==> flow/design.v (excerpt) <==
module axi_stream_insert_header #(
    parameter DATA_WD = 32,
    parameter DATA_BYTE_WD = DATA_WD / 8,
    parameter BYTE_CNT_WD = $clog2(DATA_BYTE_WD)
) (
    input clk,
    input rst_n,
    input valid_in,
    input [DATA_WD-1 : 0] data_in,
    input [DATA_BYTE_WD-1 : 0] keep_in,
    input last_in,
    output ready_in,
    output valid_out,
    output [DATA_WD-1 : 0] data_out,
    output [DATA_BYTE_WD-1 : 0] keep_out,
    output last_out,
    input ready_out,
    input valid_insert,
    input [DATA_WD-1 : 0] header_insert,
    input [DATA_BYTE_WD-1 : 0] keep_insert,
    input [BYTE_CNT_WD : 0] byte_insert_cnt,
    output ready_insert
);
function [BYTE_CNT_WD:0]count_1;
    input [DATA_BYTE_WD-1:0] data_in;
    reg [BYTE_CNT_WD:0]cnt,n;
begin
    cnt=0;
    for (n=0;n<DATA_BYTE_WD; n=n+1) begin
        if(data_in[n])
            cnt = cnt+1'b1; 
            count_1 =cnt;
    end
end
endfunction
localparam IDEL = 4'b0001;
localparam HAEDER_INSERT = 4'b0010;
localparam WAIT = 4'b0100;
localparam IN_OUT = 4'b1000;
reg [3:0] current_state;
reg [3:0] next_state;
reg [BYTE_CNT_WD : 0] byte_insert_cnt_temp;
reg [DATA_BYTE_WD-1 : 0] keep_insert_temp;
reg [DATA_WD-1:0] mem [0:4];
reg [1:0] addr_in;
reg [1:0] addr_out;
reg[4:0] cnt_temp;
reg [DATA_BYTE_WD-1 : 0] keepin_last;
wire [BYTE_CNT_WD:0] keepin_last_count;
wire [4:0] out_cnt ;
  ...
For scale: about 120 I/O pins, roughly 0.011 mm2 of cells after synthesis.
Settings: LEC_CHECK=0, CAP_MARGIN=20, CORE_ASPECT_RATIO=1.02, CORE_MARGIN=9, CORE_UTILIZATION=50, CTS_CLUSTER_SIZE=40, HOLD_SLACK_MARGIN=0.04, PLACE_DENSITY_LB_ADDON=0.21, SLEW_MARGIN=20; clock period 8.94 ns.
run.sh (not shown) runs the stock make flow with config.mk's settings and CLKGATE_MAP_FILE=.
Then changed:
ABC_AREA = 1   (was not set)
CORE_ASPECT_RATIO = not set   (was 1.02)
CORE_MARGIN = 2   (was 9)
CORE_UTILIZATION = 72   (was 50)
CTS_CLUSTER_DIAMETER = 375   (was not set)
HOLD_SLACK_MARGIN = not set   (was 0.04)
PLACE_DENSITY = 0.76   (was not set)
PLACE_DENSITY_LB_ADDON = not set   (was 0.21)
SETUP_SLACK_MARGIN = -0.27   (was not set)
clock period = 2.83 ns   (was 8.94 ns; I/O delays follow)
What happened: Now the flow reached the layout checks and failed them: setup timing. Via count went up by 33%. Global-route usage went up by 23 points. Count of clock-buffer cells in the layout went up by 3. Synthesized cell count went up by 36%.
Then changed:
CTS_CLUSTER_DIAMETER = not set   (was 375)
CTS_CLUSTER_SIZE = not set   (was 40)
PLACE_DENSITY = 0.38   (was 0.76)
SETUP_SLACK_MARGIN = not set   (was -0.27)
clock period = 1.56 ns   (was 2.83 ns; I/O delays follow)
The changed run died in clock tree synthesis (4_1_cts) (DPL-0038).
Area after synthesis stays the same.
Die size stays the same.
Synthesized cell count is unchanged.

========
build 27:
axi_stream_insert_header again, from the RTL that the note above started with.
==> flow/config.mk <==
export PLATFORM = sky130hd
export DESIGN_NAME = axi_stream_insert_header
export DESIGN_NICKNAME = axi_stream_insert_header
export VERILOG_FILES = /design/flow/design.v
export SDC_FILE = /design/flow/constraint.sdc
export NUM_CORES = 4
export LEC_CHECK = 0
export ABC_AREA = 0
export CAP_MARGIN = 20
export CORE_MARGIN = 2
export CORE_UTILIZATION = 21
export PLACE_DENSITY = 0.6
export SETUP_SLACK_MARGIN = 1.02
export SLEW_MARGIN = 20
export TNS_END_PERCENT = 95
==> flow/constraint.sdc <==
create_clock -name core_clock -period 5.5 [get_ports {clk}]
set_input_delay 1.1000 -clock core_clock [delete_from_list [all_inputs] [get_ports {clk}]]
set_output_delay 1.1000 -clock core_clock [all_outputs]
set_load 0.01 [all_outputs]
Build 27 finished all stages; the layout is clean.
### build 27 -> build 3
Settings: ABC_AREA: 0 -> unset; TNS_END_PERCENT: 95 -> unset; SETUP_SLACK_MARGIN: 1.02 -> unset; CORE_UTILIZATION: 21 -> 33; the clock period (ns, I/O delays scaled along): 5.5 -> 7.52.
Notes after the runs:
Build 27 → build 3: via count dropped 1.6%, average via count per standard cell climbed 13%, post-route worst setup slack climbed 0.87 ns.
#### Input delta (build 57 over build 3)
Settings: CORE_UTILIZATION: 33 -> 64; SETUP_SLACK_MARGIN: unset -> 0.17; ABC_AREA: unset -> 1; the clock period (ns, I/O delays scaled along): 7.52 -> 4.05.
[summary]
Delta (build 57 minus build 3): total placed instance area went up by about 4.7%; total power after layout went up by 100%; combinational power went up by 120%.
Build 57 ended with less clock buffer instance count of the final layout than build 3.
Changes in build 93 relative to build 57:
Settings: a change of CORE_UTILIZATION from 64 to 42; an added CTS_CLUSTER_DIAMETER of 338; a deleted SETUP_SLACK_MARGIN that had been 0.17; an added CTS_CLUSTER_SIZE of 100; a change of the clock period (ns, I/O delays scaled along) from 4.05 to 5.5.
Notes after the runs:
Relative to build 57, the count of cell instances traversed by the critical path of build 93 is lower by 1.
Relative to build 57, the core utilization of build 93 is lower by 26 points.
A cell with the largest stage delay on the worst path of sky130_fd_sc_hd__fa_2 is what build 57 shows, while sky130_fd_sc_hd__clkdlybuf4s50_1 belongs to build 93.
Build 93 against build 57: power fell 3.5 mW; non-clock buffer count decreased 11; worst setup slack after placement higher; largest voltage drop on the vdd net now sits lower; cell area reported after detailed placement now sits higher.
Looking at final hold slack, build 93 sits 0.15 ns above build 57.
Build 93: number of cell rows 24% above build 57

========
Starting RTL as in the previous note.
Settings: LEC_CHECK=0, CAP_MARGIN=0, CORE_ASPECT_RATIO=0.5, CORE_MARGIN=4, CORE_UTILIZATION=51, CTS_CLUSTER_DIAMETER=338, CTS_CLUSTER_SIZE=100, HOLD_SLACK_MARGIN=0.17, PLACE_DENSITY=0.52, SLEW_MARGIN=20, TNS_END_PERCENT=20; clock period 5.5 ns.
Rerun with:
- CAP_MARGIN: 0 -> 20
- CORE_MARGIN: 4 -> 2
- HOLD_SLACK_MARGIN: 0.17 -> default
Outcome: Routed wire length hardly moves; die size goes down by 5.3%; hold slack hardly moves; via count went down by 0.32%; combinational power stays flat; cell area stays flat; utilization drops by 0.18 points; worst setup slack gets better by 0.012 ns; sequential share of layout area went up by 0.11 points; synthesized cell count stays the same.
Rerun with:
- CAP_MARGIN: 20 -> 5
- CELL_PAD_IN_SITES_DETAIL_PLACEMENT: default -> 1
- CELL_PAD_IN_SITES_GLOBAL_PLACEMENT: default -> 1
- CORE_ASPECT_RATIO: 0.5 -> default
- CORE_UTILIZATION: 51 -> 40
- CTS_CLUSTER_DIAMETER: 338 -> 376
- CTS_CLUSTER_SIZE: 100 -> default
- HOLD_SLACK_MARGIN: default -> 0.12
- MAX_ROUTING_LAYER: default -> met4
- PLACE_DENSITY: 0.52 -> 0.93
- SLEW_MARGIN: 20 -> 40
- TNS_END_PERCENT: 20 -> 10
After rerunning: Sequential cell count stays the same; final area came out higher by 1.6%; die size came out higher by 26%; hold slack hardly moves.
Rerun with:
- ABC_AREA: default -> 1
- CELL_PAD_IN_SITES_GLOBAL_PLACEMENT: 1 -> 3
- CTS_CLUSTER_SIZE: default -> 32
- GPL_ROUTABILITY_DRIVEN: default -> 0
- GPL_TIMING_DRIVEN: default -> 1
- MAX_ROUTING_LAYER: met4 -> met5
- PLACE_DENSITY: 0.93 -> default
- PLACE_DENSITY_LB_ADDON: default -> 0.27
- SETUP_SLACK_MARGIN: default -> -0.2
- SLEW_MARGIN: 40 -> 5
What happened:
- This time the run aborted during 3_3_place_gp with FLW-0024
- die size rises by 7.4%
- synthesized area goes up by 7.6%
- synthesized cell count rose by about 36%
Rerun with:
- ABC_AREA: 1 -> default
- CAP_MARGIN: 5 -> 35
- CELL_PAD_IN_SITES_DETAIL_PLACEMENT: 1 -> default
- CELL_PAD_IN_SITES_GLOBAL_PLACEMENT: 3 -> default
- CORE_ASPECT_RATIO: default -> 1.74
- CORE_MARGIN: 2 -> 10
- CORE_UTILIZATION: 40 -> 51
- CTS_CLUSTER_DIAMETER: 376 -> 338
- CTS_CLUSTER_SIZE: 32 -> 100
- GPL_ROUTABILITY_DRIVEN: 0 -> default
- GPL_TIMING_DRIVEN: 1 -> default
- HOLD_SLACK_MARGIN: 0.12 -> default
- MAX_ROUTING_LAYER: met5 -> default
- PLACE_DENSITY: default -> 0.52
- PLACE_DENSITY_LB_ADDON: 0.27 -> default
- SETUP_SLACK_MARGIN: -0.2 -> default
- SLEW_MARGIN: 5 -> 20
- TNS_END_PERCENT: 10 -> 20
The changed run passed the timing, DRC and antenna checks.
Synthesized cell count falls by 27%.
Synthesized area is lower by 7.1%.
Die size drops by 9.7%.

========
== job 9952 ==
axi_stream_insert_header again, from the RTL that the note above started with.
clock: 6.2 ns
lec_check: 0
cap_margin: 5
cell_pad_in_sites_detail_placement: 1
core_margin: 7
core_utilization: 24
cts_cluster_size: 98
gpl_routability_driven: 0
hold_slack_margin: 0.28
max_routing_layer: met4
min_routing_layer: met1
place_density_lb_addon: 0.02
setup_slack_margin: 1.72
slew_margin: 20
Job 9952 reached the final stage; the timing, DRC and antenna checks on its layout passed.
### job 9952 -> job 4483
# job 9952
export LEC_CHECK = 0
export CAP_MARGIN = 5
export CELL_PAD_IN_SITES_DETAIL_PLACEMENT = 1
export CORE_MARGIN = 7
export CORE_UTILIZATION = 24
export CTS_CLUSTER_SIZE = 98
export GPL_ROUTABILITY_DRIVEN = 0
export HOLD_SLACK_MARGIN = 0.28
export MAX_ROUTING_LAYER = met4
export MIN_ROUTING_LAYER = met1
export PLACE_DENSITY_LB_ADDON = 0.02
export SETUP_SLACK_MARGIN = 1.72
export SLEW_MARGIN = 20
create_clock -name core_clock -period 6.2 [get_ports {clk}]
# job 4483
export LEC_CHECK = 0
export CAP_MARGIN = 20
export CELL_PAD_IN_SITES_DETAIL_PLACEMENT = 0
export CORE_MARGIN = 2
export CORE_UTILIZATION = 66
export CTS_CLUSTER_SIZE = 75
export GPL_ROUTABILITY_DRIVEN = 0
export HOLD_SLACK_MARGIN = 0.28
export PLACE_DENSITY_LB_ADDON = 0.02
export SETUP_SLACK_MARGIN = 1.72
export SLEW_MARGIN = 20
create_clock -name core_clock -period 6.2 [get_ports {clk}]
[summary]
- Compared job 4483 vs job 9952, and post-layout minimum cycle time is up in job 4483.
- In the metrics for job 9952 and job 4483, the one carrying the lower global-route wire length before repair is job 4483.
- Comparing job 4483 against job 9952, there is no change at all in buffers inserted during post-CTS setup optimization.
- Job 4483 ends up with lower detailed-route wire length than job 9952 does.
- Job 4483 ends up with a insertion delay at the late pin of the worst-skew pair that is 0.05 ns lower than in job 9952.
The following lists how job 9117 was set up differently from job 4483:
# job 4483
export LEC_CHECK = 0
export CAP_MARGIN = 20
export CELL_PAD_IN_SITES_DETAIL_PLACEMENT = 0
export CORE_MARGIN = 2
export CORE_UTILIZATION = 66
export CTS_CLUSTER_SIZE = 75
export GPL_ROUTABILITY_DRIVEN = 0
export HOLD_SLACK_MARGIN = 0.28
export PLACE_DENSITY_LB_ADDON = 0.02
export SETUP_SLACK_MARGIN = 1.72
export SLEW_MARGIN = 20
create_clock -name core_clock -period 6.2 [get_ports {clk}]
# job 9117
export LEC_CHECK = 0
export ABC_AREA = 0
export CAP_MARGIN = 20
export CELL_PAD_IN_SITES_DETAIL_PLACEMENT = 0
export CORE_MARGIN = 2
export CORE_UTILIZATION = 72
export CTS_CLUSTER_DIAMETER = 322
export CTS_CLUSTER_SIZE = 62
export GPL_ROUTABILITY_DRIVEN = 0
export HOLD_SLACK_MARGIN = 0.28
export SETUP_SLACK_MARGIN = 1.72
export SLEW_MARGIN = 20
create_clock -name core_clock -period 3.45 [get_ports {clk}]
### Flow results
Across job 4483 and job 9117, a clean result was obtained everywhere but in job 9117. Worst setup timing slack at the placement stage: job 9117 worse than job 4483. In job 9117, effective utilization at floorplan is higher than in job 4483. Job 4483 → job 9117: chip area in the Yosys report essentially unchanged, floorplan row count decreased about 6%, simple logic cell fraction of the synthesized area essentially unchanged. Diff job 9117..job 4483 | post-synthesis async set-or-reset flop share | unchanged. Measured against job 9117, the post-placement cell area of job 4483 comes out at 0.944 times the reference value. Placed wire-length estimate on job 9117 is behind job 4483. Taking job 4483 as the reference, in job 9117 die width dropped about 4%, number of placed instances, taps included went up 38, die area went down.
The inputs of job 9216 differ from those of job 9117 as listed below.
# job 9117
export LEC_CHECK = 0
export ABC_AREA = 0
export CAP_MARGIN = 20
export CELL_PAD_IN_SITES_DETAIL_PLACEMENT = 0
export CORE_MARGIN = 2
export CORE_UTILIZATION = 72
export CTS_CLUSTER_DIAMETER = 322
export CTS_CLUSTER_SIZE = 62
export GPL_ROUTABILITY_DRIVEN = 0
export HOLD_SLACK_MARGIN = 0.28
export SETUP_SLACK_MARGIN = 1.72
export SLEW_MARGIN = 20
create_clock -name core_clock -period 3.45 [get_ports {clk}]
# job 9216
export LEC_CHECK = 0
export CAP_MARGIN = 20
export CORE_MARGIN = 2
export CORE_UTILIZATION = 47
export PLACE_DENSITY = 0.6
export SLEW_MARGIN = 20
create_clock -name core_clock -period 4.76 [get_ports {clk}]
Results
Job 9216: full flow OK, the timing, DRC and antenna checks passed
Job 9216 against job 9117: share of cell area taken by muxes after synthesis held steady, chip area line of the yosys report closely matched the old numbers, synthesized-area fraction occupied by xor and xnor cells roughly the same, number of cells after detailed placement now sits higher.
[compare] base=job 9117 new=job 9216: die size grew by 51%, pre-CTS setup slack grew by 0.77 ns.
Power and IR drop assume default switching activity.
